**flow/design.v**
```verilog
module izhikevich_neuron #(parameter DT = 16'h0100)  
(
    input wire clk,
    input wire rst,
    input wire [15:0] I,           
    output reg spike               
);
    reg signed [15:0] v, u;
    wire signed [15:0] a = 16'h0051;    
    wire signed [15:0] b = 16'h0200;    
    wire signed [15:0] c = -16'sd16640;  
    wire signed [15:0] d = 16'h0800;    
    wire signed [15:0] v_sq;
    wire signed [15:0] term1, term2, term3, dv_raw, du_raw;
    wire signed [15:0] bv;
    localparam signed [15:0] V_THRESH = 16'd7680;  
    cordic_mult sq_v (.x(v), .y(v), .out(v_sq));
    cordic_mult mul_004 (.x(16'h0148), .y(v_sq), .out(term1));
    cordic_mult mul_5v (.x(16'h0500), .y(v), .out(term2));
    assign term3 = 16'd35840;  
    assign dv_raw = term1 + term2 + term3 - u + I;
    cordic_mult mul_bv (.x(b), .y(v), .out(bv));
    assign du_raw = (bv - u);
    wire signed [15:0] du;
    cordic_mult mul_a (.x(a), .y(du_raw), .out(du));
    wire signed [31:0] dv_dt = dv_raw * $signed(DT);
    wire signed [31:0] du_dt = du * $signed(DT);
    always @(posedge clk or posedge rst) begin
        if (rst) begin
            v <= c;
            u <= 0;
            spike <= 0;
        end else begin
            if (v >= V_THRESH) begin
                v <= c;
                u <= u + d;
                spike <= 1;
            end else begin
                v <= v + dv_dt[23:8];  
                u <= u + du_dt[23:8];
                spike <= 0;
            end
        end
    end
endmodule
module cordic_mult(
    input signed [15:0] x,
    input signed [15:0] y,
    output signed [15:0] out
);
    wire signed [31:0] temp;
    assign temp = x * y;
    assign out = temp[23:8];  
endmodule
```
**flow/run.sh**
```bash
#!/bin/bash
# the make line also repeats each setting of config.mk as NAME=value (left out here)
make -C /OpenROAD-flow-scripts/flow DESIGN_CONFIG=/design/flow/config.mk WORK_HOME=/design/flow/orfs CLKGATE_MAP_FILE= finish
```
**flow/config.mk**
```make
export PLATFORM = sky130hd
export DESIGN_NAME = izhikevich_neuron
export DESIGN_NICKNAME = izhikevich_neuron
export VERILOG_FILES = /design/flow/design.v
export SDC_FILE = /design/flow/constraint.sdc
export NUM_CORES = 4
export LEC_CHECK = 0
export ABC_AREA = 1
export CAP_MARGIN = 20
export CORE_ASPECT_RATIO = 0.92
export CORE_MARGIN = 2
export CORE_UTILIZATION = 72
export CTS_CLUSTER_DIAMETER = 311
export CTS_CLUSTER_SIZE = 10
export PLACE_DENSITY = 0.6
export SETUP_SLACK_MARGIN = 3.96
export SLEW_MARGIN = 20
export TNS_END_PERCENT = 10
```
**flow/constraint.sdc**
```tcl
create_clock -name core_clock -period 13.4 [get_ports {clk}]
set_input_delay 2.6800 -clock core_clock [delete_from_list [all_inputs] [get_ports {clk}]]
set_output_delay 2.6800 -clock core_clock [all_outputs]
set_load 0.01 [all_outputs]
```
==> qor.txt, run 1 <==
run status: complete, no violations
Inst Count DP: 2307
Final min period: 11160 ps
syn nets: 2545
CP peak stage delay: 710 ps
instance count on the critical path: 46
Routed WL: 44.2 mm
Congestion Overflow GR: 0
synthesized netlist cell count: 2026
Critical Path Sink: v[13]
First-pass DRT Iterations: 8
DR WL/cell: 18.3 um
setup_tns: 0 ps
crit-path max FO: 8
clock buffer count from CTS: 5
Final ANT Viol Nets: 0
R2R setup slack: 2240 ps
DIE AREA: 23000 um^2
Vert. Die Dim: 146 um
R2R depth: 46
unrepaired setup endpoints after global routing: true
Starting DRT DRC Count: 1233
Synth top area share: 0.322
pin count of the biggest net entering global routing: 34
final setup fails: 0
Startpoint Class: flop
post-synthesis cell type count: 49
Worst Hold Depth: 2
f_max: 0.0896 GHz
YS warnings: 1
crit path launch: v[8]
PortBufs: 18
Syn Area/Cell: 7.74 um^2
Worst Max-Slew Pin Slew: 509 ps
Root Buffer: clkbuf_16
vias in the first global route: 13758
Async S/R FF share, synth: 1.00
Setup Skew: 4.54 ps
IO Pins: 19
CTS tree: yes
initial antenna violation count: 0
core area: 21200 um^2
DIE WIDTH: 158 um
yosys simple share: 0.147
Slew Limit Fails: 0
Core Rows: 51
number of flops mapped to enable cells by yosys: 0
Placer Congestion: 0.941
Arr. time, crit path: 11370 ps
Yosys top cell by instances: inv_1
Post-synth top flop: dfrtp_1
Clock transition at path regs: 60 ps
largest area contributor in the netlist: fa_1
CP top delay family: adder cells
MUX area fraction: 0
HPWL after DPL: 31.2 mm
worst r2r dst: v[13]
post-route DRC violation count: 0
yosys cell count: 2026
hold path endpoint: u[9]
OpenROAD warnings: 34
ANT cells: 0
yosys stat chip area: 15700 um^2
Util after Layout: 0.859
HP Start: u[9]
Adders+Majority by Area: 0.520
ys flops: 33
fin crit share: 0.833
vias: 13626
Setup CP Type: reg2reg
Total GRT Usage: 0.380
clock sink count: 33
area delta synth->final: 16.4%
Non-Filler Instances: 2413
dominant kind of combinational cell: adder cells
ao+oa area frac: 0.0758
clock latency on the worst-skew pair: 300 ps
Layout Nets: 2640
relative slew slack: 0.658
required time worst endpoint: 13610 ps
max_cap viols: 0
Mapped Area: 15700 um^2
Worst Hold Class: reg2reg
Synth Seq Share: 0.0532
R2R Path Start: v[8]
first-pass GRT wire length: 67.9 mm
Max Root-Sink Buffers: 2
Top cell by count, worst path: fa_1
top post-synthesis cells by count: inv_1 (608), nand2_1 (360), fa_1 (252), ha_1 (249), a21oi_1 (105)
Worst path slowest cell: dfstp_4
Buffers & Inverters on Critical Path: 11
H-tree levels: 2
xor/xnor share: 0.0462
final hold vios: 0
Cell area leaders: fa_1 (32%), ha_1 (20%), inv_1 (15%)
critical path endpoint category: flop
floorplan core density: 0.738
vias per cell: 5.65
==> final cells by class <==
type                            count  area (um^2)
Tap cell                          291          364
Fill cell                        1207         2990
Sequential cell                    33          887
Inverter                          621         2340
Clock inverter                      3         17.5
Timing Repair Buffer              119         1050
Clock buffer                        5          125
Multi-Input combinational cell   1341        13500
==> routing by layer <==
layer  global-route usage  vias to the layer above  part of all wire
li1                     -                     6233                 -
met1                0.531                     6477              0.39
met2                0.593                      733              0.46
met3               0.0777                      183              0.10
met4                0.127                        0             0.046
met5                    0                        -                 0
==> what timing repair did <==
action                                  in CTS  in global routing
hold buffers                                 0                  0
pin swaps                                   73                 68
setup buffers                               70                 27
gates resized                              140                 69
endpoints found under the setup margin      14                 14
cloned                                       1                  0
==> metrics by stage <==
step	worst slack, ps	hold slack [ps]	cell area (um^2)
2_1_floorplan	3000	481	16000
3_5_place_dp	1210	519	16300
6_report	2240	529	18300
5_1_grt	1840	591	18300
3_3_place_gp	1260	508	16300
4_1_cts	2650	533	17700
==> run 2, diff against run 1 <==
- ABC_AREA: 1 -> not set
- CORE_ASPECT_RATIO: 0.92 -> not set
- CORE_UTILIZATION: 72 -> 40
- CTS_CLUSTER_DIAMETER: 311 -> not set
- CTS_CLUSTER_SIZE: 10 -> not set
- SETUP_SLACK_MARGIN: 3.96 -> not set
- TNS_END_PERCENT: 10 -> not set
- clock period: 13.4 -> 19.1 ns (I/O delays scaled with it)
==> qor.txt, run 2 <==
R2R Path Start: v[6]
final hold vios: 0 (unchanged)
post-CTS setup buffer count: 0 (-100%)
H-tree levels: 2 (unchanged)
routing usage on met3: 0.00950 (-0.0682)
worst r2r dst: v[15]
vias in the first global route: 11224 (-18%)
required time worst endpoint: 19300 ps (+5690 ps)
hold path endpoint: u[9]
Final ANT Viol Nets: 0 (unchanged)
CTS resizes: 0 (-100%)
largest area contributor in the netlist: fa_1
R2R depth: 44 (-4.3%)
ao+oa area frac: 0.0807 (+0.00498)
Inst Count DP: 2102 (-8.9%)
top post-synthesis cells by count: inv_1 (467), fa_1 (252), ha_1 (249), nand2_1 (93), xnor2_1 (91)
Non-Filler Instances: 2110 (-13%)
unrepaired setup endpoints after global routing: false
clock latency on the worst-skew pair: 290 ps (about the same)
syn nets: 2156 (-15%)
Adders+Majority by Area: 0.557 (+0.0372)
vias: 10149 (-26%)
fin crit share: 0.674 (-0.159)
clock sink count: 33 (unchanged)
initial antenna violation count: 0 (unchanged)
Worst Hold Depth: 2 (unchanged)
final setup fails: 0 (unchanged)
YS warnings: 1 (unchanged)
pin count of the biggest net entering global routing: 34 (unchanged)
IO Pins: 19 (unchanged)
area delta synth->final: 5.82%
Final min period: 12870 ps (+1710 ps)
crit path launch: v[6]
max_cap viols: 0 (unchanged)
xor/xnor share: 0.0709 (+0.0247)
Slew Limit Fails: 0 (unchanged)
DIE WIDTH: 195 um (+24%)
DR WL/cell: 15.0 um (-18%)
synthesized netlist cell count: 1637 (-19%)
Arr. time, crit path: 13080 ps (+1710 ps)
OpenROAD warnings: 29 (-15%)
post-synthesis cell type count: 56 (+14%)
Yosys top cell by instances: inv_1
yosys simple share: 0.104 (-0.0428)
Routed WL: 31.7 mm (-28%)
dominant kind of combinational cell: adder cells
Cell area leaders: fa_1 (34%), ha_1 (21%), inv_1 (12%)
Synth top area share: 0.345 (+0.0230)
Vert. Die Dim: 195 um (+34%)
CP top delay family: adder cells
ANT cells: 0 (unchanged)
setup_tns: 0 ps (unchanged)
Startpoint Class: flop
CTS tree: yes
Worst Max-Slew Pin Slew: 866 ps (+357 ps)
Synth Seq Share: 0.0570 (+0.00380)
Starting DRT DRC Count: 319 (-74%)
Syn Area/Cell: 8.94 um^2 (+16%)
vias per cell: 4.81 (-15%)
DIE AREA: 38200 um^2 (+66%)
Total GRT Usage: 0.179 (-0.201)
f_max: 0.0777 GHz (-13%)
Setup CP Type: reg2reg
Clock transition at path regs: 60 ps (about the same)
instance count on the critical path: 44 (-4.3%)
post-route DRC violation count: 0 (unchanged)
Top cell by count, worst path: fa_1
met2 GRT Util: 0.329 (-0.264)
Mapped Area: 14600 um^2 (-6.7%)
core area: 36300 um^2 (+71%)
First-pass DRT Iterations: 5 (-3)
Buffers & Inverters on Critical Path: 7 (-4)
CP peak stage delay: 900 ps (+190 ps)
number of hold buffers added after CTS: 0 (unchanged)
Worst Hold Class: reg2reg
Root Buffer: clkbuf_16
Placer Congestion: 0.849 (-9.7%)
crit-path max FO: 22 (+14)
Setup Skew: 8.17 ps (+3.64 ps)
Congestion Overflow GR: 0 (unchanged)
Worst path slowest cell: dfrtp_1
global-route layer with the greatest usage: met2
Async S/R FF share, synth: 1.00 (unchanged)
Post-synth top flop: dfrtp_1
first-pass GRT wire length: 55.0 mm (-19%)
clock buffer count from CTS: 5 (unchanged)
number of flops mapped to enable cells by yosys: 0 (unchanged)
met1 usage: 0.234 (-0.297)
R2R setup slack: 6230 ps (+3990 ps)
Critical Path Sink: v[15]
yosys stat chip area: 14600 um^2 (-6.7%)
run status: complete, no violations
ys flops: 33 (unchanged)
relative slew slack: 0.422 (-0.236)
HP Start: u[9]
yosys cell count: 1637 (-19%)
PortBufs: 18 (unchanged)
critical path endpoint category: flop
Core Rows: 70 (+37%)
floorplan core density: 0.403 (-0.335)
final hold slack: 537 ps (+7.75 ps)
Max Root-Sink Buffers: 2 (unchanged)
HPWL after DPL: 27.6 mm (-11%)
MUX area fraction: 0.00291 (+0.00291)
Layout Nets: 2160 (-18%)
## run 2: metrics by stage
stage	util	setup WS (ps)	instance area, um^2
after floorplan	-	7550	14600
after global placement	0.422	6290	15300
after detailed placement	0.422	6120	15300
after CTS	0.426	6090	15500
after global routing	0.426	5480	15500
final	0.426	6230	15500
## run 2: layer usage
layer	wire length (um)	share of wire	vias to the layer above
li1	-	-	5043
met1	14500	0.46	4948
met2	15800	0.50	122
met3	728	0.023	36
met4	581	0.018	0
met5	0	0	-
## run 2: area by class of cell
type | count | area [um^2]
fill | 3558 | 20900
multi-input combinational | 1110 | 11900
inverter | 469 | 1760
sequential | 33 | 835
tap | 468 | 586
timing repair buffer | 22 | 210
clock buffer | 7 | 153
clock inverter | 1 | 5.00
==> run 3, diff against run 2 <==
- ABC_AREA: not set -> 1
- CORE_UTILIZATION: 40 -> 72
- CTS_CLUSTER_SIZE: not set -> 71
- GPL_ROUTABILITY_DRIVEN: not set -> 1
- HOLD_SLACK_MARGIN: not set -> 0.04
- MAX_ROUTING_LAYER: not set -> met4
- PLACE_DENSITY: 0.6 -> 0.36
- SETUP_SLACK_MARGIN: not set -> -0.21
- SLEW_MARGIN: 20 -> 5
- TNS_END_PERCENT: not set -> 10
- clock period: 19.1 -> 9.54 ns (I/O delays scaled with it)
==> qor.txt, run 3 <==
yosys simple share: 0.147 (+0.0428)
dominant kind of combinational cell: adder cells
Vert. Die Dim: 152 um (-22%)
final instance area: 19600 um^2 (+27%)
critical path endpoint category: flop
hold path endpoint: u[9]
unrepaired setup endpoints after global routing: true
final setup fails: 13 (+13)
vias: 15827 (+56%)
Cell area leaders: fa_1 (32%), ha_1 (20%), inv_1 (15%)
ys flops: 33 (unchanged)
Post-Place Worst Slack: -1870 ps (-8000 ps)
Slew Limit Fails: 0 (unchanged)
DIE AREA: 23000 um^2 (-40%)
top post-synthesis cells by count: inv_1 (608), nand2_1 (360), fa_1 (252), ha_1 (249), a21oi_1 (105)
vias per cell: 6.11 (+27%)
R2R Path Start: v[3]
Synth Seq Share: 0.0532 (-0.00380)
placed cell area: 18200 um^2 (+19%)
HP Start: u[9]
Setup CP Type: reg2reg
fin crit share: 1.25 (+0.571)
YS warnings: 1 (unchanged)
DR WL/cell: 21.8 um (+45%)
pin count of the biggest net entering global routing: 34 (unchanged)
Final ANT Viol Nets: 0 (unchanged)
clock sink count: 33 (unchanged)
Worst Hold Class: reg2reg
crit-path max FO: 9 (-59%)
yosys cell count: 2026 (+24%)
Congestion Overflow GR: 0 (unchanged)
Max Root-Sink Buffers: 2 (unchanged)
clock latency on the worst-skew pair: 290 ps (about the same)
clock buffer count from CTS: 5 (unchanged)
largest area contributor in the netlist: fa_1
Fail Reasons: setup timing
f_max: 0.0842 GHz (+8.4%)
Async S/R FF share, synth: 1.00 (unchanged)
crit path launch: v[3]
post-synthesis cell type count: 49 (-13%)
max_cap viols: 0 (unchanged)
relative slew slack: 0.655 (+0.233)
Buffers & Inverters on Critical Path: 17 (+10)
ao+oa area frac: 0.0758 (-0.00498)
Placer Congestion: 0.966 (+14%)
required time worst endpoint: 9740 ps (-9560 ps)
R2R depth: 54 (+23%)
Setup Skew: 4.62 ps (-3.55 ps)
Routed WL: 56.4 mm (+78%)
vias in the first global route: 15371 (+37%)
Post-synth top flop: dfrtp_1
area delta synth->final: 24.9%
CP top delay family: adder cells
CP peak stage delay: 550 ps (-350 ps)
setup_tns: -20600 ps (-20600 ps)
Final min period: 11880 ps (-996 ps)
HPWL after DPL: 36.7 mm (+33%)
syn nets: 2545 (+18%)
Starting DRT DRC Count: 1798 (+460%)
xor/xnor share: 0.0462 (-0.0247)
H-tree levels: 2 (unchanged)
MUX area fraction: 0 (-0.00291)
Util after Layout: 0.907 (+0.480)
Syn Area/Cell: 7.74 um^2 (-13%)
Adders+Majority by Area: 0.520 (-0.0372)
fin worst setup slack: -2340 ps (-8560 ps)
yosys stat chip area: 15700 um^2 (+7.1%)
Mapped Area: 15700 um^2 (+7.1%)
Core Rows: 54 (-23%)
first-pass GRT wire length: 72.5 mm (+32%)
DIE WIDTH: 152 um (-22%)
initial antenna violation count: 3 (+3)
instance count on the critical path: 54 (+23%)
Total GRT Usage: 0.419 (+0.240)
Clock transition at path regs: 60 ps (about the same)
Top cell by count, worst path: fa_1
Worst path slowest cell: dfrtp_2
OpenROAD warnings: 34 (+17%)
Yosys top cell by instances: inv_1
R2R setup slack: -2340 ps (-8560 ps)
Worst Hold Depth: 2 (unchanged)
PortBufs: 18 (unchanged)
worst r2r dst: v[15]
IO Pins: 19 (unchanged)
Startpoint Class: flop
Arr. time, crit path: 12080 ps (-1000 ps)
Synth top area share: 0.322 (-0.0230)
synthesized netlist cell count: 2026 (+24%)
floorplan core density: 0.726 (+0.323)
Critical Path Sink: v[15]
CTS tree: yes
Worst Max-Slew Pin Slew: 517 ps (-349 ps)
Root Buffer: clkbuf_16
post-route DRC violation count: 0 (unchanged)
First-pass DRT Iterations: 12 (+7)
Layout Nets: 2823 (+31%)
number of flops mapped to enable cells by yosys: 0 (unchanged)
run status: complete, but fails checks
final hold vios: 0 (unchanged)
core area: 21600 um^2 (-41%)
run 3: metal layers:
| layer | share of wire | GRT usage | up-vias |
|---|---|---|---|
| met5 | 0 | - | - |
| met3 | 0.12 | 0.0716 | 584 |
| li1 | - | - | 6602 |
| met4 | 0.10 | 0.210 | 0 |
| met2 | 0.46 | 0.724 | 1271 |
| met1 | 0.32 | 0.470 | 7370 |
run 3: final cells by class:
class / instances / area [um^2]
flip-flops and latches: 33 / 840
diodes: 4 / 10.0
repair buffers: 302 / 2480
well taps: 280 / 350
fillers: 918 / 2020
clock buffers: 7 / 143
multi-input cells: 1341 / 13400
inverters: 621 / 2340
clock inverters: 1 / 30.0
run 3: repair_timing:
item / CTS / global route
endpoints found under the hold margin: 0 / 0
cloned: 0 / 0
buffers inserted: 10 / 27
pin swaps: 52 / 89
endpoints found under the setup margin: 13 / 13
hold buffers: 0 / 0
gates resized: 97 / 98
run 3: stage by stage:
stage / hold slack, ps / std cells
2_1_floorplan: 481 / 2026
3_3_place_gp: 508 / 2540
3_5_place_dp: 526 / 2540
4_1_cts: 540 / 2558
5_1_grt: 592 / 2589
6_report: 538 / 2589
==> run 4, diff against run 3 <==
- ABC_AREA: 1 -> not set
- CELL_PAD_IN_SITES_DETAIL_PLACEMENT: not set -> 1
- CELL_PAD_IN_SITES_GLOBAL_PLACEMENT: not set -> 2
- CORE_MARGIN: 2 -> 6
- CORE_UTILIZATION: 72 -> 55
- CTS_CLUSTER_DIAMETER: not set -> 260
- CTS_CLUSTER_SIZE: 71 -> 86
- MAX_ROUTING_LAYER: met4 -> not set
- MIN_ROUTING_LAYER: not set -> met2
- PLACE_DENSITY: 0.36 -> not set
- PLACE_DENSITY_LB_ADDON: not set -> 0.01
- SETUP_SLACK_MARGIN: -0.21 -> 1.1
- clock period: 9.54 -> 8.2 ns (I/O delays scaled with it)
==> qor.txt, run 4 <==
Async S/R FF share, synth: 1.00 (unchanged)
Post-synth top flop: dfrtp_1
clock buffer count from CTS: 5 (unchanged)
Synth Seq Share: 0.0570 (+0.00380)
Core Rows: 59 (+9.3%)
yosys cell count: 1637 (-19%)
MUX area fraction: 0.00291 (+0.00291)
ys flops: 33 (unchanged)
Mapped Area: 14600 um^2 (-6.7%)
HPWL after DPL: 39.8 mm (+8.4%)
core area: 26100 um^2 (+21%)
DIE AREA: 30700 um^2 (+33%)
Inst Count DP: 2192 (-14%)
dominant kind of combinational cell: adder cells
ao+oa area frac: 0.0807 (+0.00498)
top post-synthesis cells by count: inv_1 (467), fa_1 (252), ha_1 (249), nand2_1 (93), xnor2_1 (91)
Cell area leaders: fa_1 (34%), ha_1 (21%), inv_1 (12%)
xor/xnor share: 0.0709 (+0.0247)
yosys stat chip area: 14600 um^2 (-6.7%)
Adders+Majority by Area: 0.557 (+0.0372)
Placer Congestion: 0.899 (-7.0%)
Yosys top cell by instances: inv_1
synthesized netlist cell count: 1637 (-19%)
Vert. Die Dim: 175 um (+16%)
Max Root-Sink Buffers: 2 (unchanged)
DIE WIDTH: 175 um (+16%)
Synth top area share: 0.345 (+0.0230)
syn nets: 2156 (-15%)
Failed at: global routing
Log Error: [ERROR DPL-0033] detailed placement checks failed during check placement.
Syn Area/Cell: 8.94 um^2 (+16%)
number of flops mapped to enable cells by yosys: 0 (unchanged)
H-tree levels: 2 (unchanged)
yosys simple share: 0.104 (-0.0428)
IO Pins: 19 (unchanged)
floorplan core density: 0.562 (-0.164)
largest area contributor in the netlist: fa_1
run status: aborted with a tool error
post-synthesis cell type count: 56 (+14%)
clock sink count: 33 (unchanged)
YS warnings: 1 (unchanged)
Root Buffer: clkbuf_16
PortBufs: 18 (unchanged)
-- run 4: metrics by stage --
stage	setup TNS [ps]	worst slack [ps]	util	area, um^2
4_1_cts	-32420	-3400	0.682	17800
3_5_place_dp	-36370	-3720	0.652	17000
3_3_place_gp	-30090	-3230	0.652	17000
2_1_floorplan	-25380	-2790	-	14900
-- run 4: repair_timing --
item                       in CTS
setup buffers                  20
setup endpoints to repair      22
cloned                          0
hold buffers                    0
gates resized                 103
pin swaps                      60
==> run 5, diff against run 4 <==
- CELL_PAD_IN_SITES_DETAIL_PLACEMENT: 1 -> not set
- CELL_PAD_IN_SITES_GLOBAL_PLACEMENT: 2 -> not set
- CORE_MARGIN: 6 -> 2
- CORE_UTILIZATION: 55 -> 70
- CTS_CLUSTER_DIAMETER: 260 -> not set
- CTS_CLUSTER_SIZE: 86 -> not set
- GPL_ROUTABILITY_DRIVEN: 1 -> not set
- HOLD_SLACK_MARGIN: 0.04 -> -0.06
- MIN_ROUTING_LAYER: met2 -> not set
- PLACE_DENSITY_LB_ADDON: 0.01 -> not set
- SETUP_SLACK_MARGIN: 1.1 -> not set
- SLEW_MARGIN: 5 -> 20
- TNS_END_PERCENT: 10 -> not set
- clock period: 8.2 -> 8.17 ns (I/O delays scaled with it)
==> qor.txt, run 5 <==
Arr. time, crit path: 11780 ps
Buffers & Inverters on Critical Path: 12
Top cell by count, worst path: fa_1
run status: complete, but fails checks
HP Start: u[9]
CP peak stage delay: 620 ps
number of flops mapped to enable cells by yosys: 0 (unchanged)
top post-synthesis cells by count: inv_1 (467), fa_1 (252), ha_1 (249), nand2_1 (93), xnor2_1 (91)
Root Buffer: clkbuf_16
Synth Seq Share: 0.0570 (unchanged)
ANT cells: 0
worst r2r dst: v[15]
xor/xnor share: 0.0709 (unchanged)
pin count of the biggest net entering global routing: 34
critical path endpoint category: flop
instance count on the critical path: 46
PortBufs: 18 (unchanged)
Routed WL: 42.0 mm
yosys simple share: 0.104 (unchanged)
Yosys top cell by instances: inv_1
Async S/R FF share, synth: 1.00 (unchanged)
Max Root-Sink Buffers: 2 (unchanged)
clock buffer count from CTS: 5 (unchanged)
R2R depth: 46
f_max: 0.0865 GHz
final instance area: 18100 um^2
hold path endpoint: u[9]
first-pass GRT wire length: 62.4 mm
required time worst endpoint: 8390 ps
initial antenna violation count: 0
floorplan core density: 0.719 (+0.157)
Clock transition at path regs: 70 ps
final setup fails: 15
Fail Reasons: setup timing
number of hold buffers added after CTS: 0 (unchanged)
fin crit share: 1.41
Worst Hold Class: reg2reg
ao+oa area frac: 0.0807 (unchanged)
CP top delay family: adder cells
clock latency on the worst-skew pair: 310 ps
Setup CP Type: reg2reg
area delta synth->final: 23.3%
IO Pins: 19 (unchanged)
Worst Hold Depth: 2
crit-path max FO: 6
Setup Skew: 13.3 ps
final hold slack: 528 ps
ys flops: 33 (unchanged)
Final min period: 11550 ps
DIE WIDTH: 149 um (-15%)
yosys stat chip area: 14600 um^2 (unchanged)
Post-Place Worst Slack: -3070 ps (+654 ps)
Slew Limit Fails: 0
dominant kind of combinational cell: adder cells
OpenROAD warnings: 34
syn nets: 2156 (unchanged)
unrepaired setup endpoints after global routing: true
Synth top area share: 0.345 (unchanged)
vias per cell: 5.71
First-pass DRT Iterations: 5
Placer Congestion: 0.945 (+5.1%)
core area: 20400 um^2 (-22%)
clock sink count: 33 (unchanged)
vias: 12336
DR WL/cell: 19.5 um
Cell area leaders: fa_1 (34%), ha_1 (21%), inv_1 (12%)
HPWL after DPL: 29.7 mm (-25%)
Worst Max-Slew Pin Slew: 957 ps
Adders+Majority by Area: 0.557 (unchanged)
synthesized netlist cell count: 1637 (unchanged)
Startpoint Class: flop
Vert. Die Dim: 149 um (-15%)
Layout Nets: 2407
vias in the first global route: 13159
MUX area fraction: 0.00291 (unchanged)
R2R setup slack: -3380 ps
H-tree levels: 2 (unchanged)
Inst Count DP: 2103 (-4.1%)
R2R Path Start: v[9]
Util after Layout: 0.886
relative slew slack: 0.358
Post-synth top flop: dfrtp_1
Critical Path Sink: v[15]
Mapped Area: 14600 um^2 (unchanged)
placed cell area: 17000 um^2 (-0.15%)
setup_tns: -34290 ps
CTS tree: yes
Congestion Overflow GR: 0
max_cap viols: 0
Core Rows: 52 (-12%)
fin worst setup slack: -3380 ps
crit path launch: v[9]
post-synthesis cell type count: 56 (unchanged)
Syn Area/Cell: 8.94 um^2 (unchanged)
Flop area: 843 um^2
Non-Filler Instances: 2159
Final ANT Viol Nets: 0
final hold vios: 0
Total GRT Usage: 0.359
fillcell total: 942
yosys cell count: 1637 (unchanged)
Worst path slowest cell: dfstp_2
Starting DRT DRC Count: 854
DIE AREA: 22100 um^2 (-28%)
YS warnings: 1 (unchanged)
largest area contributor in the netlist: fa_1
post-route DRC violation count: 0
logic area: 12800 um^2
run 5: cell type report:
type | instances | share of cell area
clock inverters | 1 | 0.00166
repair buffers | 269 | 0.118
clock buffers | 7 | 0.00790
inverters | 469 | 0.0975
flip-flops and latches | 33 | 0.0467
multi-input cells | 1110 | 0.709
well taps | 270 | 0.0187
run 5: timing repair:
item | CTS | global route
gates resized | 69 | 54
setup endpoints to repair | 14 | 15
hold endpoints to repair | 0 | 0
gates cloned | 0 | 0
buffers inserted | 34 | 19
pin swaps | 56 | 32
run 5: metal layers:
layer | share of wire | GRT usage
met3 | 0.063 | 0.0350
met4 | 0.060 | 0.118
met5 | 0 | 0
met1 | 0.37 | 0.441
met2 | 0.51 | 0.664
==> run 6, diff against run 5 <==
- ABC_AREA: not set -> 1
- CORE_UTILIZATION: 70 -> 72
- CTS_CLUSTER_DIAMETER: not set -> 168
- CTS_CLUSTER_SIZE: not set -> 83
- HOLD_SLACK_MARGIN: -0.06 -> not set
- PLACE_DENSITY_LB_ADDON: not set -> 0.08
- SETUP_SLACK_MARGIN: not set -> 2.9
- clock period: 8.17 -> 9.66 ns (I/O delays scaled with it)
==> qor.txt, run 6 <==
Syn Area/Cell: 7.74 um^2 (-13%)
dominant kind of combinational cell: adder cells
syn nets: 2545 (+18%)
IO Pins: 19 (unchanged)
Post-synth top flop: dfrtp_1
number of hold buffers added after CTS: 0 (unchanged)
Synth top area share: 0.322 (-0.0230)
Async S/R FF share, synth: 1.00 (unchanged)
clock sink count: 33 (unchanged)
Congestion Overflow GR: 62
post-synthesis cell type count: 49 (-13%)
PortBufs: 18 (unchanged)
Yosys top cell by instances: inv_1
floorplan core density: 0.726 (+0.00660)
MUX area fraction: 0 (-0.00291)
Vert. Die Dim: 152 um (+2.0%)
ys flops: 33 (unchanged)
YS warnings: 1 (unchanged)
Total GRT Usage: 0.742
top post-synthesis cells by count: inv_1 (608), nand2_1 (360), fa_1 (252), ha_1 (249), a21oi_1 (105)
yosys simple share: 0.147 (+0.0428)
Mapped Area: 15700 um^2 (+7.1%)
HPWL after DPL: 37.1 mm (+25%)
DIE WIDTH: 152 um (+2.0%)
H-tree levels: 2 (unchanged)
clock buffer count from CTS: 5 (unchanged)
number of flops mapped to enable cells by yosys: 0 (unchanged)
DIE AREA: 23000 um^2 (+4.1%)
largest area contributor in the netlist: fa_1
run status: aborted with a tool error
synthesized netlist cell count: 2026 (+24%)
yosys cell count: 2026 (+24%)
Adders+Majority by Area: 0.520 (-0.0372)
Synth Seq Share: 0.0532 (-0.00380)
Core Rows: 54 (+3.8%)
Cell area leaders: fa_1 (32%), ha_1 (20%), inv_1 (15%)
Log Error: [ERROR GRT-0232] Routing congestion too high. Check the congestion heatmap in the GUI.
xor/xnor share: 0.0462 (-0.0247)
Failed at: global routing
ao+oa area frac: 0.0758 (-0.00498)
Max Root-Sink Buffers: 2 (unchanged)
Placer Congestion: 1.02 (+8.3%)
yosys stat chip area: 15700 um^2 (+7.1%)
core area: 21600 um^2 (+6.2%)
Root Buffer: clkbuf_16
## run 6: repair_timing
action,4_1_cts
pin swaps,128
setup buffers,45
setup endpoints to repair,16
resized,176
## run 6: routing by layer
layer  GRT usage  GRT overflow
met1       0.722             1
met2       0.918            38
met3       0.607             1
met4       0.731            22
met5       0.280             0
## run 6: stage by stage
| step | setup slack (ps) | instances | utilization | area, um^2 |
|---|---|---|---|---|
| floorplan | -734 | 2026 | - | 16200 |
| global placement | -1110 | 2532 | 0.847 | 18300 |
| detailed placement | -1350 | 2532 | 0.847 | 18300 |
| CTS | -967 | 2585 | 0.907 | 19600 |
==> run 7, diff against run 6 <==
- CORE_UTILIZATION: 72 -> 63
- CTS_CLUSTER_SIZE: 83 -> not set
- PLACE_DENSITY: not set -> 0.6
- PLACE_DENSITY_LB_ADDON: 0.08 -> not set
- SETUP_SLACK_MARGIN: 2.9 -> not set
- clock period: 9.66 -> 9.84 ns (I/O delays scaled with it)
==> qor.txt, run 7 <==
run status: complete, but fails checks
Fail Reasons: setup timing
Placer Congestion: 0.945 (-7.6%)
YS warnings: 1 (unchanged)
largest area contributor in the netlist: fa_1
dominant kind of combinational cell: adder cells
clock sink count: 33 (unchanged)
vias in the first global route: 14407
Layout Nets: 2824
setup_tns: -10280 ps
ys flops: 33 (unchanged)
PortBufs: 18 (unchanged)
syn nets: 2545 (unchanged)
clock buffer count from CTS: 5 (unchanged)
first-pass GRT wire length: 68.8 mm
Synth Seq Share: 0.0532 (unchanged)
Setup Skew: 8.96 ps
vias per cell: 5.36
synthesized netlist cell count: 2026 (unchanged)
yosys stat chip area: 15700 um^2 (unchanged)
Vert. Die Dim: 162 um (+6.7%)
OpenROAD warnings: 34
DIE WIDTH: 162 um (+6.7%)
required time worst endpoint: 10040 ps
yosys simple share: 0.147 (unchanged)
f_max: 0.0891 GHz
met1 usage: 0.426
H-tree levels: 2 (unchanged)
Mapped Area: 15700 um^2 (unchanged)
relative slew slack: 0.675
fin crit share: 1.14
Worst Max-Slew Pin Slew: 487 ps
hold path endpoint: u[9]
number of flops mapped to enable cells by yosys: 0 (unchanged)
fin worst setup slack: -1380 ps
CP peak stage delay: 660 ps
First-pass DRT Iterations: 6
yosys cell count: 2026 (unchanged)
xor/xnor share: 0.0462 (unchanged)
unrepaired setup endpoints after global routing: true
final hold vios: 0
DR WL/cell: 17.3 um
Top cell by count, worst path: nand2_1
R2R setup slack: -1380 ps
ANT cells: 0
Yosys top cell by instances: inv_1
crit path launch: v[8]
Setup CP Type: reg2reg
HPWL after DPL: 34.5 mm (-7.1%)
Worst Hold Depth: 2
Worst Hold Class: reg2reg
Critical Path Sink: v[15]
Buffers & Inverters on Critical Path: 14
worst r2r dst: v[15]
Syn Area/Cell: 7.74 um^2 (unchanged)
R2R Path Start: v[8]
initial antenna violation count: 0
max_cap viols: 0
post-synthesis cell type count: 49 (unchanged)
Startpoint Class: flop
Async S/R FF share, synth: 1.00 (unchanged)
CTS tree: yes
Clock transition at path regs: 60 ps
vias: 14104
ao+oa area frac: 0.0758 (unchanged)
crit-path max FO: 7
Max Root-Sink Buffers: 2 (unchanged)
HP Start: u[9]
final hold slack: 553 ps
Routed WL: 45.4 mm
Slew Limit Fails: 0
clock latency on the worst-skew pair: 280 ps
R2R depth: 52
Root Buffer: clkbuf_16
area delta synth->final: 26.1%
core area: 24400 um^2 (+13%)
IO Pins: 19 (unchanged)
Starting DRT DRC Count: 891
Adders+Majority by Area: 0.520 (unchanged)
Cell area leaders: fa_1 (32%), ha_1 (20%), inv_1 (15%)
top post-synthesis cells by count: inv_1 (608), nand2_1 (360), fa_1 (252), ha_1 (249), a21oi_1 (105)
Final min period: 11220 ps
instance count on the critical path: 52
pin count of the biggest net entering global routing: 34
final setup fails: 13
Total GRT Usage: 0.329
global-route layer with the greatest usage: met2
met2 GRT Util: 0.584
Post-synth top flop: dfrtp_1
Core Rows: 57 (+5.6%)
Worst path slowest cell: dfstp_2
fillcell total: 1637
floorplan core density: 0.643 (-0.0824)
Synth top area share: 0.322 (unchanged)
Arr. time, crit path: 11420 ps
MUX area fraction: 0 (unchanged)
Final ANT Viol Nets: 0
routing usage on met3: 0.0360
Congestion Overflow GR: 0
CP top delay family: adder cells
DIE AREA: 26200 um^2 (+14%)
post-route DRC violation count: 0
critical path endpoint category: flop
Post-Place Worst Slack: -1350 ps (+1.00 ps)
-- run 7: repair_timing --
action,4_1_cts,5_1_grt
setup endpoints to repair,13,13
gates resized,106,116
hold buffers,0,0
gates cloned,0,0
endpoints found under the hold margin,0,0
buffers inserted,29,17
pin swaps,63,63
-- run 7: final cells by class --
type | count | area, um^2 | area share
timing repair buffer | 303 | 2420 | 0.122
inverter | 621 | 2340 | 0.118
clock buffer | 7 | 143 | 0.00721
tap | 324 | 405 | 0.0205
sequential | 33 | 843 | 0.0426
clock inverter | 1 | 30.0 | 0.00152
multi-input combinational | 1341 | 13600 | 0.688
-- run 7: through the flow --
step	std cells	util	area [um^2]
final	2630	0.811	19800
after CTS	2617	0.786	19200
after floorplan	2026	-	16000
after global routing	2630	0.811	19800
after detailed placement	2581	0.746	18200
after global placement	2581	0.746	18200
-- run 7: per-layer routing --
layer / vias to the layer above / part of all wire
met1: 6864 / 0.39
met5: - / 0
met4: 0 / 0.051
met3: 157 / 0.066
li1: 6598 / -
met2: 485 / 0.49
==> run 8, diff against run 7 <==
- ABC_AREA: 1 -> 0
- CORE_UTILIZATION: 63 -> 70
- CTS_CLUSTER_DIAMETER: 168 -> 358
- SETUP_SLACK_MARGIN: not set -> 2.77
- clock period: 9.84 -> 10.0 ns (I/O delays scaled with it)
==> qor.txt, run 8 <==
max_cap viols: 0 (unchanged)
area delta synth->final: 27.9%
MUX area fraction: 0.00291 (+0.00291)
YS warnings: 1 (unchanged)
dominant kind of combinational cell: adder cells
DIE WIDTH: 149 um (-8.1%)
Startpoint Class: flop
vias in the first global route: 13878 (-3.7%)
Root Buffer: clkbuf_16
Max Root-Sink Buffers: 2 (unchanged)
Post-synth top flop: dfrtp_1
Fail Reasons: setup timing
top post-synthesis cells by count: inv_1 (467), fa_1 (252), ha_1 (249), nand2_1 (93), xnor2_1 (91)
Critical Path Sink: v[15]
core area: 20400 um^2 (-17%)
Routed WL: 48.4 mm (+6.6%)
CP top delay family: adder cells
final hold vios: 0 (unchanged)
Synth top area share: 0.345 (+0.0230)
Setup Skew: 5.85 ps (-3.11 ps)
Worst Hold Depth: 2 (unchanged)
PortBufs: 18 (unchanged)
post-route DRC violation count: 0 (unchanged)
required time worst endpoint: 10240 ps (+200 ps)
yosys simple share: 0.104 (-0.0428)
Layout Nets: 2428 (-14%)
worst r2r dst: v[15]
Post-Place Worst Slack: -1160 ps (+191 ps)
floorplan core density: 0.719 (+0.0758)
setup_tns: -9910 ps (+363 ps)
H-tree levels: 2 (unchanged)
R2R depth: 47 (-9.6%)
IO Pins: 19 (unchanged)
Setup CP Type: reg2reg
vias: 13185 (-6.5%)
Final min period: 11910 ps (+686 ps)
fillcell total: 753 (-54%)
Worst Hold Class: reg2reg
CP peak stage delay: 650 ps (about the same)
Congestion Overflow GR: 0 (unchanged)
Worst path slowest cell: dfstp_2
ys flops: 33 (unchanged)
ao+oa area frac: 0.0807 (+0.00498)
final hold slack: 524 ps (-28.5 ps)
ANT cells: 0 (unchanged)
post-synthesis cell type count: 56 (+14%)
First-pass DRT Iterations: 6 (unchanged)
relative slew slack: 0.492 (-0.183)
number of flops mapped to enable cells by yosys: 0 (unchanged)
Core Rows: 52 (-8.8%)
yosys stat chip area: 14600 um^2 (-6.7%)
Async S/R FF share, synth: 1.00 (unchanged)
syn nets: 2156 (-15%)
HPWL after DPL: 30.1 mm (-13%)
Starting DRT DRC Count: 943 (+5.8%)
first-pass GRT wire length: 66.4 mm (-3.5%)
Final ANT Viol Nets: 0 (unchanged)
Util after Layout: 0.919 (+0.108)
clock sink count: 33 (unchanged)
Synth Seq Share: 0.0570 (+0.00380)
pin count of the biggest net entering global routing: 34 (unchanged)
Yosys top cell by instances: inv_1
Total GRT Usage: 0.385 (+0.0553)
OpenROAD warnings: 34 (unchanged)
DIE AREA: 22100 um^2 (-16%)
R2R Path Start: v[12]
unrepaired setup endpoints after global routing: true
Clock transition at path regs: 70 ps (about the same)
clock buffer count from CTS: 5 (unchanged)
xor/xnor share: 0.0709 (+0.0247)
Cell area leaders: fa_1 (34%), ha_1 (21%), inv_1 (12%)
fin crit share: 1.19 (+0.0503)
Slew Limit Fails: 0 (unchanged)
fin worst setup slack: -1910 ps (-526 ps)
vias per cell: 6.05 (+13%)
Mapped Area: 14600 um^2 (-6.7%)
crit path launch: v[12]
CTS tree: yes
f_max: 0.0840 GHz (-5.8%)
final setup fails: 10 (-3)
Worst Max-Slew Pin Slew: 743 ps (+256 ps)
yosys cell count: 1637 (-19%)
synthesized netlist cell count: 1637 (-19%)
Top cell by count, worst path: fa_1
run status: complete, but fails checks
R2R setup slack: -1910 ps (-530 ps)
hold path endpoint: u[6]
instance count on the critical path: 47 (-9.6%)
Syn Area/Cell: 8.94 um^2 (+16%)
critical path endpoint category: flop
Adders+Majority by Area: 0.557 (+0.0372)
Arr. time, crit path: 12150 ps (+730 ps)
Buffers & Inverters on Critical Path: 13 (-1)
initial antenna violation count: 0 (unchanged)
clock latency on the worst-skew pair: 310 ps (+30 ps)
largest area contributor in the netlist: fa_1
DR WL/cell: 22.2 um (+29%)
crit-path max FO: 5 (-2)
HP Start: u[6]
Placer Congestion: 0.921 (-2.5%)
Vert. Die Dim: 149 um (-8.1%)
==> run 8: per-layer routing <==
layer  track usage  up-vias  wire (um)  share of wire
met5             0        -          0              0
met3        0.0567      381       3860          0.080
met4         0.218        0       4510          0.093
li1              -     5565          -              -
met2         0.693      845      23800           0.49
met1         0.437     6394      16200           0.34
==> run 8: cell type report <==
cell class | count | area, um^2 | share of cell area
multi-input cells | 1110 | 13300 | 0.709
flip-flops and latches | 33 | 845 | 0.0451
repair buffers | 290 | 2330 | 0.125
inverters | 469 | 1760 | 0.0942
clock buffers | 7 | 143 | 0.00762
well taps | 270 | 338 | 0.0180
clock inverters | 1 | 30.0 | 0.00160
==> run 8: metrics by stage <==
stage          cells  area (um^2)
2_1_floorplan   1637        15100
3_3_place_gp    2101        17000
3_5_place_dp    2101        17000
4_1_cts         2149        18000
5_1_grt         2180        18700
6_report        2180        18700
==> run 8: timing repair <==
action                     in CTS  in global routing
resized                       109                114
pin swaps                      94                 91
hold buffers                    0                  0
setup endpoints to repair      22                 23
buffers inserted               40                 31
==> run 9, diff against run 8 <==
- ABC_AREA: 0 -> not set
- CORE_UTILIZATION: 70 -> 72
- CTS_CLUSTER_DIAMETER: 358 -> 105
- PLACE_DENSITY: 0.6 -> not set
- PLACE_DENSITY_LB_ADDON: not set -> 0.0
- SETUP_SLACK_MARGIN: 2.77 -> 1.22
- clock period: 10.0 -> 11.4 ns (I/O delays scaled with it)
==> qor.txt, run 9 <==
vias in the first global route: 12266 (-12%)
fin crit share: 1.03 (-0.164)
Worst Hold Class: reg2reg
core area: 20100 um^2 (-1.3%)
First-pass DRT Iterations: 7 (+1)
crit-path max FO: 6 (+1)
number of hold buffers added after CTS: 0 (unchanged)
Worst Hold Depth: 2 (unchanged)
dominant kind of combinational cell: adder cells
Slew Limit Fails: 0 (unchanged)
Yosys top cell by instances: inv_1
relative slew slack: 0.523 (+0.0316)
Vert. Die Dim: 147 um (-1.4%)
YS warnings: 1 (unchanged)
crit path launch: v[4]
setup_tns: -305 ps (+9610 ps)
Top cell by count, worst path: fa_1
yosys stat chip area: 14600 um^2 (unchanged)
instance count on the critical path: 44 (-6.4%)
largest area contributor in the netlist: fa_1
DIE AREA: 21500 um^2 (-2.7%)
Fail Reasons: setup timing
Synth Seq Share: 0.0570 (unchanged)
Final min period: 11710 ps (-201 ps)
Post-Place Worst Slack: -25.1 ps (+1130 ps)
Buffers & Inverters on Critical Path: 12 (-1)
Routed WL: 38.6 mm (-20%)
HPWL after DPL: 28.6 mm (-4.9%)
hold path endpoint: u[6]
floorplan core density: 0.728 (+0.00931)
yosys simple share: 0.104 (unchanged)
vias per cell: 5.75 (-4.9%)
synthesized netlist cell count: 1637 (unchanged)
IO Pins: 19 (unchanged)
run status: complete, but fails checks
ao+oa area frac: 0.0807 (unchanged)
DIE WIDTH: 147 um (-1.4%)
Arr. time, crit path: 11930 ps (-220 ps)
Post-synth top flop: dfrtp_1
vias: 11618 (-12%)
first-pass GRT wire length: 58.0 mm (-13%)
Synth top area share: 0.345 (unchanged)
Total GRT Usage: 0.339 (-0.0461)
unrepaired setup endpoints after global routing: true
fin worst setup slack: -305 ps (+1600 ps)
DR WL/cell: 19.1 um (-14%)
ys flops: 33 (unchanged)
clock buffer count from CTS: 5 (unchanged)
final setup fails: 1 (-9)
xor/xnor share: 0.0709 (unchanged)
Inst Count DP: 1948 (-7.3%)
post-route DRC violation count: 0 (unchanged)
yosys cell count: 1637 (unchanged)
post-synthesis cell type count: 56 (unchanged)
fillcell total: 1093 (+45%)
MUX area fraction: 0.00291 (unchanged)
OpenROAD warnings: 32 (-5.9%)
Worst Max-Slew Pin Slew: 707 ps (-35.6 ps)
worst r2r dst: v[15]
placed cell area: 15700 um^2 (-7.7%)
Setup Skew: 9.74 ps (+3.89 ps)
f_max: 0.0854 GHz (+1.7%)
number of flops mapped to enable cells by yosys: 0 (unchanged)
Critical Path Sink: v[15]
Startpoint Class: flop
Setup CP Type: reg2reg
PortBufs: 18 (unchanged)
Flop area: 845 um^2 (unchanged)
final hold slack: 516 ps (-8.41 ps)
Cell area leaders: fa_1 (34%), ha_1 (21%), inv_1 (12%)
Syn Area/Cell: 8.94 um^2 (unchanged)
final hold vios: 0 (unchanged)
ANT cells: 0 (unchanged)
R2R setup slack: -310 ps (+1600 ps)
Non-Filler Instances: 2019 (-7.4%)
Async S/R FF share, synth: 1.00 (unchanged)
Clock transition at path regs: 70 ps (about the same)
CTS tree: yes
CP peak stage delay: 560 ps (-90 ps)
Max Root-Sink Buffers: 2 (unchanged)
Util after Layout: 0.847 (-0.0724)
pin count of the biggest net entering global routing: 34 (unchanged)
Adders+Majority by Area: 0.557 (unchanged)
HP Start: u[6]
syn nets: 2156 (unchanged)
logic area: 12800 um^2 (-3.3%)
Core Rows: 52 (unchanged)
Mapped Area: 14600 um^2 (unchanged)
Congestion Overflow GR: 0 (unchanged)
Starting DRT DRC Count: 690 (-27%)
R2R Path Start: v[4]
R2R depth: 44 (-6.4%)
top post-synthesis cells by count: inv_1 (467), fa_1 (252), ha_1 (249), nand2_1 (93), xnor2_1 (91)
clock latency on the worst-skew pair: 300 ps (about the same)
Placer Congestion: 0.941 (+2.2%)
final instance area: 17000 um^2 (-9.1%)
Worst path slowest cell: fa_1
clock sink count: 33 (unchanged)
H-tree levels: 2 (unchanged)
CP top delay family: adder cells
Layout Nets: 2267 (-6.6%)
max_cap viols: 0 (unchanged)
Final ANT Viol Nets: 0 (unchanged)
critical path endpoint category: flop
required time worst endpoint: 11620 ps (+1380 ps)
Root Buffer: clkbuf_16
area delta synth->final: 16.3%
initial antenna violation count: 0 (unchanged)
## run 9: layout make-up
class / instances / area share
Multi-Input combinational cell: 1110 / 0.754
Inverter: 469 / 0.103
Timing Repair Buffer: 129 / 0.0641
Sequential cell: 33 / 0.0496
Tap cell: 270 / 0.0198
Clock buffer: 6 / 0.00816
Clock inverter: 2 / 0.000808
## run 9: per-layer routing
| layer | track usage | up-vias | share of wire |
|---|---|---|---|
| li1 | - | 5238 | - |
| met4 | 0.128 | 0 | 0.053 |
| met2 | 0.599 | 495 | 0.52 |
| met5 | 0 | - | 0 |
| met3 | 0.0403 | 158 | 0.067 |
| met1 | 0.428 | 5727 | 0.36 |
## run 9: timing repair
action | CTS | global route
buffers inserted | 31 | 32
pin swaps | 13 | 47
setup endpoints to repair | 9 | 11
gates resized | 38 | 114
cloned | 0 | 0
==> run 10, diff against run 9 <==
- ABC_AREA: not set -> 1
- CAP_MARGIN: 20 -> 10
- CORE_UTILIZATION: 72 -> 70
- CTS_CLUSTER_DIAMETER: 105 -> 358
- PLACE_DENSITY: not set -> 0.6
- PLACE_DENSITY_LB_ADDON: 0.0 -> not set
- SETUP_SLACK_MARGIN: 1.22 -> -0.8
- clock period: 11.4 -> 7.8 ns (I/O delays scaled with it)
==> qor.txt, run 10 <==
DIE AREA: 23600 um^2 (+9.9%)
core area: 21900 um^2 (+8.9%)
largest area contributor in the netlist: fa_1
IO Pins: 19 (unchanged)
Placer Congestion: 0.992 (+5.4%)
Post-Place Worst Slack: -3310 ps (-3280 ps)
Synth top area share: 0.322 (-0.0230)
Core Rows: 54 (+3.8%)
Syn Area/Cell: 7.74 um^2 (-13%)
DIE WIDTH: 154 um (+4.8%)
syn nets: 2545 (+18%)
Synth Seq Share: 0.0532 (-0.00380)
Mapped Area: 15700 um^2 (+7.1%)
yosys cell count: 2026 (+24%)
MUX area fraction: 0 (-0.00291)
Log Error: [ERROR GRT-0232] Routing congestion too high. Check the congestion heatmap in the GUI.
Vert. Die Dim: 154 um (+4.8%)
ys flops: 33 (unchanged)
yosys stat chip area: 15700 um^2 (+7.1%)
Adders+Majority by Area: 0.520 (-0.0372)
clock buffer count from CTS: 5 (unchanged)
dominant kind of combinational cell: adder cells
H-tree levels: 2 (unchanged)
clock sink count: 33 (unchanged)
number of hold buffers added after CTS: 0 (unchanged)
number of flops mapped to enable cells by yosys: 0 (unchanged)
post-synthesis cell type count: 49 (-13%)
Yosys top cell by instances: inv_1
top post-synthesis cells by count: inv_1 (608), nand2_1 (360), fa_1 (252), ha_1 (249), a21oi_1 (105)
Total GRT Usage: 0.775
Cell area leaders: fa_1 (32%), ha_1 (20%), inv_1 (15%)
floorplan core density: 0.717 (-0.0117)
synthesized netlist cell count: 2026 (+24%)
Post-synth top flop: dfrtp_1
ao+oa area frac: 0.0758 (-0.00498)
Async S/R FF share, synth: 1.00 (unchanged)
HPWL after DPL: 36.9 mm (+29%)
yosys simple share: 0.147 (+0.0428)
Root Buffer: clkbuf_16
PortBufs: 18 (unchanged)
Congestion Overflow GR: 71
Max Root-Sink Buffers: 2 (unchanged)
xor/xnor share: 0.0462 (-0.0247)
run status: aborted with a tool error
YS warnings: 1 (unchanged)
Failed at: global routing
==> run 10: timing repair <==
item                       CTS
pin swaps                  168
hold endpoints to repair     0
gates cloned                 0
buffers inserted            55
resized                    234
setup endpoints to repair   14
==> run 10: metrics by stage <==
step	hold WS (ps)	cells	cell area, um^2
floorplan	481	2026	16200
global placement	538	2542	18300
detailed placement	551	2542	18300
CTS	564	2594	19800
==> run 10: metal layers <==
metal / GRT overflow / GRT usage
met1: 0 / 0.749
met3: 2 / 0.652
met2: 31 / 0.932
met5: 0 / 0.406
met4: 38 / 0.782
==> run 11, diff against run 10 <==
- ABC_AREA: 1 -> not set
- CAP_MARGIN: 10 -> 20
- CELL_PAD_IN_SITES_DETAIL_PLACEMENT: not set -> 2
- CELL_PAD_IN_SITES_GLOBAL_PLACEMENT: not set -> 2
- CORE_MARGIN: 2 -> 6
- CORE_UTILIZATION: 70 -> 55
- CTS_CLUSTER_DIAMETER: 358 -> 338
- CTS_CLUSTER_SIZE: not set -> 86
- GPL_ROUTABILITY_DRIVEN: not set -> 1
- HOLD_SLACK_MARGIN: not set -> 0.22
- MIN_ROUTING_LAYER: not set -> met2
- PLACE_DENSITY: 0.6 -> 0.51
- SETUP_SLACK_MARGIN: -0.8 -> 1.1
- SLEW_MARGIN: 20 -> 0
- TNS_END_PERCENT: not set -> 25
- clock period: 7.8 -> 8.2 ns (I/O delays scaled with it)
==> qor.txt, run 11 <==
MUX area fraction: 0.00291 (+0.00291)
core area: 26100 um^2 (+19%)
DIE AREA: 30700 um^2 (+30%)
Yosys top cell by instances: inv_1
Synth top area share: 0.345 (+0.0230)
Cell area leaders: fa_1 (34%), ha_1 (21%), inv_1 (12%)
Placer Congestion: 0.896 (-9.7%)
number of flops mapped to enable cells by yosys: 0 (unchanged)
Core Rows: 59 (+9.3%)
dominant kind of combinational cell: adder cells
Syn Area/Cell: 8.94 um^2 (+16%)
IO Pins: 19 (unchanged)
yosys simple share: 0.104 (-0.0428)
Async S/R FF share, synth: 1.00 (unchanged)
syn nets: 2156 (-15%)
DIE WIDTH: 175 um (+14%)
YS warnings: 1 (unchanged)
xor/xnor share: 0.0709 (+0.0247)
Log Error: [ERROR DPL-0033] detailed placement checks failed during check placement.
floorplan core density: 0.562 (-0.155)
top post-synthesis cells by count: inv_1 (467), fa_1 (252), ha_1 (249), nand2_1 (93), xnor2_1 (91)
Adders+Majority by Area: 0.557 (+0.0372)
Failed at: detailed placement
run status: aborted with a tool error
synthesized netlist cell count: 1637 (-19%)
Synth Seq Share: 0.0570 (+0.00380)
PortBufs: 18 (unchanged)
Vert. Die Dim: 175 um (+14%)
post-synthesis cell type count: 56 (+14%)
largest area contributor in the netlist: fa_1
Mapped Area: 14600 um^2 (-6.7%)
yosys stat chip area: 14600 um^2 (-6.7%)
yosys cell count: 1637 (-19%)
ao+oa area frac: 0.0807 (+0.00498)
Post-synth top flop: dfrtp_1
ys flops: 33 (unchanged)
run 11: through the flow:
| step | setup slack (ps) | setup TNS, ps |
|---|---|---|
| after floorplan | -2710 | -22350 |
| after global placement | -3180 | -29510 |
==> run 12, diff against run 11 <==
- CELL_PAD_IN_SITES_DETAIL_PLACEMENT: 2 -> not set
- CELL_PAD_IN_SITES_GLOBAL_PLACEMENT: 2 -> not set
- CORE_MARGIN: 6 -> 2
- CORE_UTILIZATION: 55 -> 66
- CTS_CLUSTER_DIAMETER: 338 -> not set
- CTS_CLUSTER_SIZE: 86 -> not set
- GPL_ROUTABILITY_DRIVEN: 1 -> not set
- HOLD_SLACK_MARGIN: 0.22 -> not set
- MAX_ROUTING_LAYER: not set -> met4
- MIN_ROUTING_LAYER: met2 -> not set
- PLACE_DENSITY: 0.51 -> not set
- SETUP_SLACK_MARGIN: 1.1 -> not set
- SLEW_MARGIN: 0 -> 20
- TNS_END_PERCENT: 25 -> not set
==> qor.txt, run 12 <==
vias per cell: 5.53
vias: 12071
unrepaired setup endpoints after global routing: true
post-route DRC violation count: 0
Startpoint Class: flop
HPWL after DPL: 29.6 mm
ao+oa area frac: 0.0807 (unchanged)
final hold slack: 526 ps
Post-synth top flop: dfrtp_1
relative slew slack: 0.307
Setup CP Type: reg2reg
clock latency on the worst-skew pair: 310 ps
syn nets: 2156 (unchanged)
Critical Path Sink: v[15]
MUX area fraction: 0.00291 (unchanged)
PortBufs: 18 (unchanged)
final setup fails: 14
HP Start: u[4]
CTS tree: yes
OpenROAD warnings: 34
initial antenna violation count: 0
placed cell area: 17000 um^2
Congestion Overflow GR: 0
max_cap viols: 0
top post-synthesis cells by count: inv_1 (467), fa_1 (252), ha_1 (249), nand2_1 (93), xnor2_1 (91)
Synth top area share: 0.345 (unchanged)
Worst path slowest cell: dfstp_2
Total GRT Usage: 0.336
Placer Congestion: 0.927 (+3.5%)
R2R depth: 44
Buffers & Inverters on Critical Path: 9
final instance area: 18600 um^2
Cell area leaders: fa_1 (34%), ha_1 (21%), inv_1 (12%)
DIE AREA: 23400 um^2 (-24%)
floorplan core density: 0.671 (+0.109)
CP peak stage delay: 660 ps
Fail Reasons: setup timing
area delta synth->final: 26.7%
instance count on the critical path: 44
YS warnings: 1 (unchanged)
f_max: 0.0865 GHz
R2R setup slack: -3370 ps
DR WL/cell: 18.6 um
Slew Limit Fails: 0
Adders+Majority by Area: 0.557 (unchanged)
worst r2r dst: v[15]
first-pass GRT wire length: 61.3 mm
Setup Skew: 9.13 ps
Root Buffer: clkbuf_16
pin count of the biggest net entering global routing: 34
hold path endpoint: u[4]
fillcell total: 1201
Layout Nets: 2419
critical path endpoint category: flop
Routed WL: 40.7 mm
vias in the first global route: 12858
Core Rows: 54 (-8.5%)
crit-path max FO: 6
Syn Area/Cell: 8.94 um^2 (unchanged)
yosys cell count: 1637 (unchanged)
First-pass DRT Iterations: 5
run status: complete, but fails checks
IO Pins: 19 (unchanged)
Starting DRT DRC Count: 551
Vert. Die Dim: 153 um (-13%)
Max Root-Sink Buffers: 2
core area: 21800 um^2 (-16%)
synthesized netlist cell count: 1637 (unchanged)
yosys simple share: 0.104 (unchanged)
R2R Path Start: v[8]
Worst Hold Depth: 2
crit path launch: v[8]
ANT cells: 0
Mapped Area: 14600 um^2 (unchanged)
Async S/R FF share, synth: 1.00 (unchanged)
CP top delay family: adder cells
Worst Hold Class: reg2reg
required time worst endpoint: 8430 ps
final hold vios: 0
xor/xnor share: 0.0709 (unchanged)
Final min period: 11570 ps
H-tree levels: 2
number of flops mapped to enable cells by yosys: 0 (unchanged)
dominant kind of combinational cell: adder cells
Top cell by count, worst path: fa_1
Clock transition at path regs: 70 ps
post-synthesis cell type count: 56 (unchanged)
DIE WIDTH: 153 um (-13%)
Final ANT Viol Nets: 0
fin crit share: 1.41
Yosys top cell by instances: inv_1
yosys stat chip area: 14600 um^2 (unchanged)
largest area contributor in the netlist: fa_1
ys flops: 33 (unchanged)
number of hold buffers added after CTS: 0
clock buffer count from CTS: 5
Worst Max-Slew Pin Slew: 1030 ps
Synth Seq Share: 0.0570 (unchanged)
fin worst setup slack: -3370 ps
setup_tns: -31390 ps
clock sink count: 33
Arr. time, crit path: 11790 ps
[run 12: area by class of cell]
cell class / instances / area [um^2] / share of cell area
Sequential cell: 33 / 843 / 0.0455
Multi-Input combinational cell: 1110 / 13100 / 0.708
Clock buffer: 7 / 143 / 0.00769
Clock inverter: 1 / 30.0 / 0.00162
Tap cell: 280 / 350 / 0.0189
Inverter: 469 / 1760 / 0.0949
Timing Repair Buffer: 281 / 2300 / 0.124
[run 12: layer usage]
layer  GRT usage  vias up  wire length [um]
li1            -     5551                 -
met1       0.421     6013             15700
met2       0.580      355             21000
met3      0.0252      152              1910
met4       0.117        0              2080
met5           -        -                 0
[run 12: what timing repair did]
action / 4_1_cts / 5_1_grt
gates resized: 87 / 101
setup endpoints to repair: 14 / 15
setup buffers: 29 / 25
pin swaps: 62 / 103
[run 12: per-stage QoR]
stage / instances / setup slack (ps) / util
3_5_place_dp: 2120 / -3020 / 0.781
5_1_grt: 2181 / -3600 / 0.850
4_1_cts: 2157 / -2940 / 0.817
2_1_floorplan: 1637 / -2710 / -
3_3_place_gp: 2120 / -2880 / 0.781
6_report: 2181 / -3370 / 0.850
==> run 13, diff against run 12 <==
- ABC_AREA: not set -> 1
- CORE_ASPECT_RATIO: not set -> 0.7
- CORE_UTILIZATION: 66 -> 72
- CTS_CLUSTER_DIAMETER: not set -> 332
- CTS_CLUSTER_SIZE: not set -> 100
- MAX_ROUTING_LAYER: met4 -> not set
- PLACE_DENSITY: not set -> 0.42
- SETUP_SLACK_MARGIN: not set -> 0.85
- TNS_END_PERCENT: not set -> 10
- clock period: 8.2 -> 6.49 ns (I/O delays scaled with it)
==> qor.txt, run 13 <==
largest area contributor in the netlist: fa_1
HP Start: u[9]
post-route DRC violation count: 0 (unchanged)
Final ANT Viol Nets: 0 (unchanged)
Yosys top cell by instances: inv_1
crit-path max FO: 7 (+1)
logic area: 13700 um^2 (+4.1%)
top post-synthesis cells by count: inv_1 (608), nand2_1 (360), fa_1 (252), ha_1 (249), a21oi_1 (105)
Core Rows: 45 (-17%)
synthesized netlist cell count: 2026 (+24%)
Slew Limit Fails: 0 (unchanged)
Placer Congestion: 1.01 (+9.0%)
Post-synth top flop: dfrtp_1
yosys stat chip area: 15700 um^2 (+7.1%)
Adders+Majority by Area: 0.520 (-0.0372)
instance count on the critical path: 52 (+18%)
IO Pins: 19 (unchanged)
number of flops mapped to enable cells by yosys: 0 (unchanged)
ao+oa area frac: 0.0758 (-0.00498)
Async S/R FF share, synth: 1.00 (unchanged)
R2R Path Start: v[8]
DIE AREA: 23000 um^2 (-1.7%)
Mapped Area: 15700 um^2 (+7.1%)
area delta synth->final: 26.7% (about the same)
clock buffer count from CTS: 5 (unchanged)
yosys simple share: 0.147 (+0.0428)
Clock transition at path regs: 70 ps (about the same)
MUX area fraction: 0 (-0.00291)
Util after Layout: 0.924 (+0.0742)
core area: 21500 um^2 (-1.4%)
clock latency on the worst-skew pair: 310 ps (about the same)
fin crit share: 1.76 (+0.352)
worst r2r dst: v[15]
Startpoint Class: flop
f_max: 0.0874 GHz (+1.1%)
Flop area: 843 um^2 (unchanged)
DIE WIDTH: 180 um (+18%)
Syn Area/Cell: 7.74 um^2 (-13%)
Final min period: 11440 ps (-129 ps)
vias in the first global route: 15933 (+24%)
Worst path slowest cell: dfstp_2
critical path endpoint category: flop
Synth top area share: 0.322 (-0.0230)
Max Root-Sink Buffers: 2 (unchanged)
vias: 16139 (+34%)
crit path launch: v[8]
HPWL after DPL: 37.6 mm (+27%)
OpenROAD warnings: 34 (unchanged)
Total GRT Usage: 0.450 (+0.114)
initial antenna violation count: 0 (unchanged)
fin worst setup slack: -4950 ps (-1580 ps)
Worst Hold Class: reg2reg
Layout Nets: 2834 (+17%)
floorplan core density: 0.729 (+0.0585)
R2R depth: 52 (+18%)
Buffers & Inverters on Critical Path: 15 (+6)
Worst Max-Slew Pin Slew: 777 ps (-256 ps)
CP peak stage delay: 630 ps (-30 ps)
hold path endpoint: u[9]
Arr. time, crit path: 11650 ps (-140 ps)
ANT cells: 0 (unchanged)
PortBufs: 18 (unchanged)
first-pass GRT wire length: 80.8 mm (+32%)
Routed WL: 57.8 mm (+42%)
run status: complete, but fails checks
Cell area leaders: fa_1 (32%), ha_1 (20%), inv_1 (15%)
required time worst endpoint: 6710 ps (-1720 ps)
Congestion Overflow GR: 0 (unchanged)
ys flops: 33 (unchanged)
Setup CP Type: reg2reg
final hold vios: 0 (unchanged)
Starting DRT DRC Count: 2545 (+360%)
Fail Reasons: setup timing
unrepaired setup endpoints after global routing: true
Critical Path Sink: v[15]
Setup Skew: 15.0 ps (+5.85 ps)
R2R setup slack: -4950 ps (-1580 ps)
relative slew slack: 0.480 (+0.173)
H-tree levels: 2 (unchanged)
yosys cell count: 2026 (+24%)
dominant kind of combinational cell: adder cells
Vert. Die Dim: 128 um (-17%)
First-pass DRT Iterations: 8 (+3)
CP top delay family: adder cells
vias per cell: 6.21 (+12%)
final setup fails: 21 (+7)
DR WL/cell: 22.2 um (+19%)
Synth Seq Share: 0.0532 (-0.00380)
Worst Hold Depth: 2 (unchanged)
CTS tree: yes
YS warnings: 1 (unchanged)
run 13: routing by layer:
metal,vias up,part of all wire,global-route usage
li1,6611,-,-
met1,7441,0.34,0.573
met2,1515,0.43,0.728
met3,572,0.14,0.127
met4,0,0.084,0.194
met5,-,0,0
run 13: timing repair:
action	4_1_cts	5_1_grt
pin swaps	82	53
endpoints found under the setup margin	28	28
resized	196	69
hold endpoints to repair	0	0
hold buffers	0	0
buffers inserted	28	20
run 13: layout make-up:
cell class / instances / share of cell area
multi-input cells: 1341 / 0.687
repair buffers: 313 / 0.126
inverters: 621 / 0.117
flip-flops and latches: 33 / 0.0424
well taps: 282 / 0.0177
clock buffers: 7 / 0.00717
clock inverters: 1 / 0.00151
run 13: metrics by stage:
| step | std cells | instance area, um^2 |
|---|---|---|
| final | 2598 | 19900 |
| after CTS | 2578 | 19400 |
| after global placement | 2542 | 18100 |
| after global routing | 2598 | 19900 |
| after floorplan | 2026 | 16000 |
| after detailed placement | 2542 | 18100 |
